## lane 1
// RandomNumberGenerator
module RandomNumberGenerator(clk, rst, load, key_x, seed_r, seed_g, seed_b, Rout, Gout, Bout, Key_ready);
    input wire clk;
    input wire rst;
    input wire load;                  
    input wire [15:0] key_x;          
    input wire [15:0] seed_r;         
    input wire [15:0] seed_g;
    input wire [15:0] seed_b;
    output reg [7:0] Rout;
    output reg [7:0] Gout;
    output reg [7:0] Bout;
    output reg Key_ready;
    wire Rout_bit;
    wire Gout_bit;
    wire Bout_bit;
    reg[15:0] Rlfsr;
    reg[15:0] Glfsr;
    reg[15:0] Blfsr;
    reg [2:0] bit_count;
    wire Rfeedback_lfsr;
    wire Gfeedback_lfsr;
    wire Bfeedback_lfsr;
    wire Rout_lfsr;
    wire Gout_lfsr;
    wire Bout_lfsr;
    reg signed [15:0] x; 
    reg signed [31:0] x_square; 
    reg signed [31:0] x_mult;  
    reg signed [15:0] x_next;
    wire out_chaotic;
    assign Rfeedback_lfsr = Rlfsr[15] ^ Rlfsr[13] ^ Rlfsr[12] ^ Rlfsr[10]; 
  ...
For scale: ~1200 cells after synthesis, ~140 flip-flops, ~92 I/O pins, ~13000 um^2 of cells after synthesis.
clock: 5.87 ns
lec_check: 0
abc_area: 0
cap_margin: 20
core_margin: 2
core_utilization: 70
cts_cluster_diameter: 201
cts_cluster_size: 36
hold_slack_margin: -0.08
setup_slack_margin: 1.69
slew_margin: 20
run.sh (not shown) runs the stock make flow with config.mk's settings and CLKGATE_MAP_FILE=.
Lane 1 finished all stages; however, its layout fails the closing checks, the failures being setup timing.
> inputs changed (lane 1 -> lane 2)
Settings: an added PLACE_DENSITY of 0.95; a change of SETUP_SLACK_MARGIN from 1.69 to 1.62.
Of lane 1 and lane 2, the run reporting the higher placed cell count was lane 1.
Flow for lane 2 halted at global routing (5_1_grt), error code GRT-0116.
As far as top-level port count goes, lane 2 and lane 1 are indistinguishable; the numbers are identical.
Compared with lane 1, lane 2 shows a higher number of buffers inserted by post-CTS setup repair.
Comparing lane 2 against lane 1, there is no change at all in sequential element share of the synthesized area.
Lane 1 → lane 2: placer congestion estimate higher, instance area at placement fell about 1.5%.
The inputs of lane 3 differ from those of lane 2 as listed below.
Settings: clearing CTS_CLUSTER_DIAMETER, which used to be 201; swapping 0 for 1 in ABC_AREA; swapping 0.95 for 0.79 in PLACE_DENSITY; swapping 36 for 37 in CTS_CLUSTER_SIZE; swapping 70 for 72 in CORE_UTILIZATION; clearing SETUP_SLACK_MARGIN, which used to be 1.62; swapping 5.87 for 5.46 in the clock period (ns, I/O delays scaled along).
## What came out
Lane 3 completed end to end; final checks failed (setup timing).
Lane 2 → lane 3: die height saw an increase; post-synthesis share of cell area spent on xor and xnor gates saw a decrease; share of flip-flops with an asynchronous set or reset saw little to no change; HPWL reported at the end of detailed placement saw an increase; Yosys chip area saw an increase.
Comparing lane 2 and lane 3, post-synthesis cell area is higher on lane 3.
Lane 3 -> lane 2: count of flip-flops with a built-in enable after synthesis delta 0, exact match


== build 38 ==
RandomNumberGenerator again, from the RTL that the note above started with.
Settings: LEC_CHECK=0, CAP_MARGIN=20, CORE_ASPECT_RATIO=0.5, CORE_MARGIN=8, CORE_UTILIZATION=58, SETUP_SLACK_MARGIN=1.62, SLEW_MARGIN=20, TNS_END_PERCENT=5; clock period 10.0 ns.
Build 38 has completed all stages; timing, DRC and antenna checks passed.
Input-level comparison between build 76 and build 38:
Settings: CTS_CLUSTER_DIAMETER: unset -> 362; CORE_MARGIN: 8 -> 2; SETUP_SLACK_MARGIN: 1.62 -> unset; CORE_UTILIZATION: 58 -> 72; CTS_CLUSTER_SIZE: unset -> 99; PLACE_DENSITY_LB_ADDON: unset -> 0.28; ABC_AREA: unset -> 1; TNS_END_PERCENT: 5 -> 20; HOLD_SLACK_MARGIN: unset -> 0.28.
Results
Utilization build 38 -> build 76: up. Going from build 38 to build 76, chip width shows a reduction of 27 um, area after synthesis shows an increase of about 7%. Compared with build 38, build 76 ends up with more cell area.
Input changes introduced in build 14 (baseline for comparison: build 76):
Settings: SETUP_SLACK_MARGIN newly set to 1.75; CORE_UTILIZATION changed from 72 to 58; HOLD_SLACK_MARGIN removed (was 0.28); CORE_MARGIN changed from 2 to 8; PLACE_DENSITY_LB_ADDON removed (was 0.28); CTS_CLUSTER_DIAMETER removed (was 362); CTS_CLUSTER_SIZE removed (was 99); ABC_AREA removed (was 1); TNS_END_PERCENT changed from 20 to 5.
==> results <==
The growth of design area from synthesis to finish in build 14 sits 1.4 points above the value recorded for build 76.
In build 14 relative to build 76, full die area had gone up by more than a quarter.
Build 76 → build 14: count of non-filler cells in the finished layout dropped about 20%, critical path depth went down by 2, overall routing resource usage went down 16 points.
Relative to build 14, the following input files were edited for build 51:
Settings: CORE_ASPECT_RATIO removed (was 0.5); HOLD_SLACK_MARGIN newly set to 0.27; CELL_PAD_IN_SITES_GLOBAL_PLACEMENT newly set to 1; GPL_TIMING_DRIVEN newly set to 0; TNS_END_PERCENT changed from 5 to 90; CORE_MARGIN changed from 8 to 2; CORE_UTILIZATION changed from 58 to 40; SETUP_SLACK_MARGIN removed (was 1.75); ABC_AREA newly set to 0.
==> comparison <==
Build 51 vs. build 14: wire length after detailed routing rose 13%, horizontal die dimension fell 19%.
The run showing the smaller final area is build 14.
Flip-flop count across build 51 and build 14: no real change.
Re number of buffers on the longest clock path: no difference whatsoever between build 14 and build 51.
After synthesis and placement, the instance count of build 51 is above that of build 14.
Area growth from synthesis to layout, build 51 and build 14: higher on build 51
Compared with build 14, build 51 shows routability congestion estimate from global placement that has gone down by more than 10%.
Looking at insertion delay at the late pin of the worst-skew pair, build 51 sits below build 14.


Setup of try-zinc:
Starting RTL as in the previous note.
==> flow/config.mk <==
export PLATFORM = sky130hd
export DESIGN_NAME = RandomNumberGenerator
export DESIGN_NICKNAME = RandomNumberGenerator
export VERILOG_FILES = /design/flow/design.v
export SDC_FILE = /design/flow/constraint.sdc
export NUM_CORES = 4
export LEC_CHECK = 0
export ABC_AREA = 1
export CAP_MARGIN = 20
export CORE_ASPECT_RATIO = 0.5
export CORE_MARGIN = 2
export CORE_UTILIZATION = 40
export CTS_CLUSTER_DIAMETER = 362
export CTS_CLUSTER_SIZE = 99
export HOLD_SLACK_MARGIN = -0.09
export PLACE_DENSITY_LB_ADDON = 0.28
export SETUP_SLACK_MARGIN = 2.61
export SLEW_MARGIN = 5
export TNS_END_PERCENT = 20
==> flow/constraint.sdc <==
create_clock -name core_clock -period 10.0 [get_ports {clk}]
set_input_delay 2.0000 -clock core_clock [delete_from_list [all_inputs] [get_ports {clk}]]
set_output_delay 2.0000 -clock core_clock [all_outputs]
set_load 0.01 [all_outputs]
try-zinc finished every step from synthesis to the final layout, and the layout passed the timing, DRC and antenna checks.
Inputs modified between try-zinc and try-garnet:
Settings: HOLD_SLACK_MARGIN no longer set, was -0.09; CORE_UTILIZATION now 68, was 40; ABC_AREA no longer set, was 1; SETUP_SLACK_MARGIN no longer set, was 2.61; CTS_CLUSTER_DIAMETER now 218, was 362; PLACE_DENSITY_LB_ADDON now 0.3, was 0.28; TNS_END_PERCENT now 5, was 20; CTS_CLUSTER_SIZE now 98, was 99; SLEW_MARGIN now 20, was 5.
## What came out
Highest cell delay on the worst timing path (try-garnet over try-zinc): increase, 0.02 ns. From try-zinc to try-garnet the numbers moved as follows: final net count went down; die area went down. Per the comparison of try-garnet with try-zinc, wire length of the first global-routing pass shows a reduction of 9.9%; setup slack of the worst register-to-register path decreased by 1.05 ns relative to the old numbers; count of plain and timing-repair buffers decreased 2; layout multi-input combinational cell count has decreased; fraction of the yosys area taken by sequential cells increased by 1.8 points relative to the old numbers.
Input changes introduced in try-delta (baseline for comparison: try-garnet):
Settings: a deleted CTS_CLUSTER_DIAMETER that had been 218; a deleted TNS_END_PERCENT that had been 5; a deleted PLACE_DENSITY_LB_ADDON that had been 0.3; a deleted CTS_CLUSTER_SIZE that had been 98; a change of CORE_UTILIZATION from 68 to 40; a deleted CORE_ASPECT_RATIO that had been 0.5.
### Flow results
- Compared try-delta vs try-garnet, and critical path's largest stage delay is down in try-delta.
- In try-delta, the wire length came out 1700 microns below the value in try-garnet.
- For hold slack, try-garnet and try-delta come out practically identical.
- The final critical-path share of the clock period of try-delta falls short of that of try-garnet by 4.2 points.
- try-garnet → try-delta: cell row count climbed 89%.
The following lists how try-yarrow was set up differently from try-delta:
Settings: CORE_UTILIZATION: 40 -> 68; TNS_END_PERCENT: unset -> 5; CORE_ASPECT_RATIO: unset -> 0.5.
### Flow results
- Measured against each other, try-yarrow and try-delta differ in total wire length, the lower figure coming from try-yarrow.
- The lower global-route track usage on met3 of try-yarrow and try-delta is in try-delta.
- try-yarrow vs. try-delta: number of antenna cells inserted -1, wire length of the first global-routing pass -about 1%.
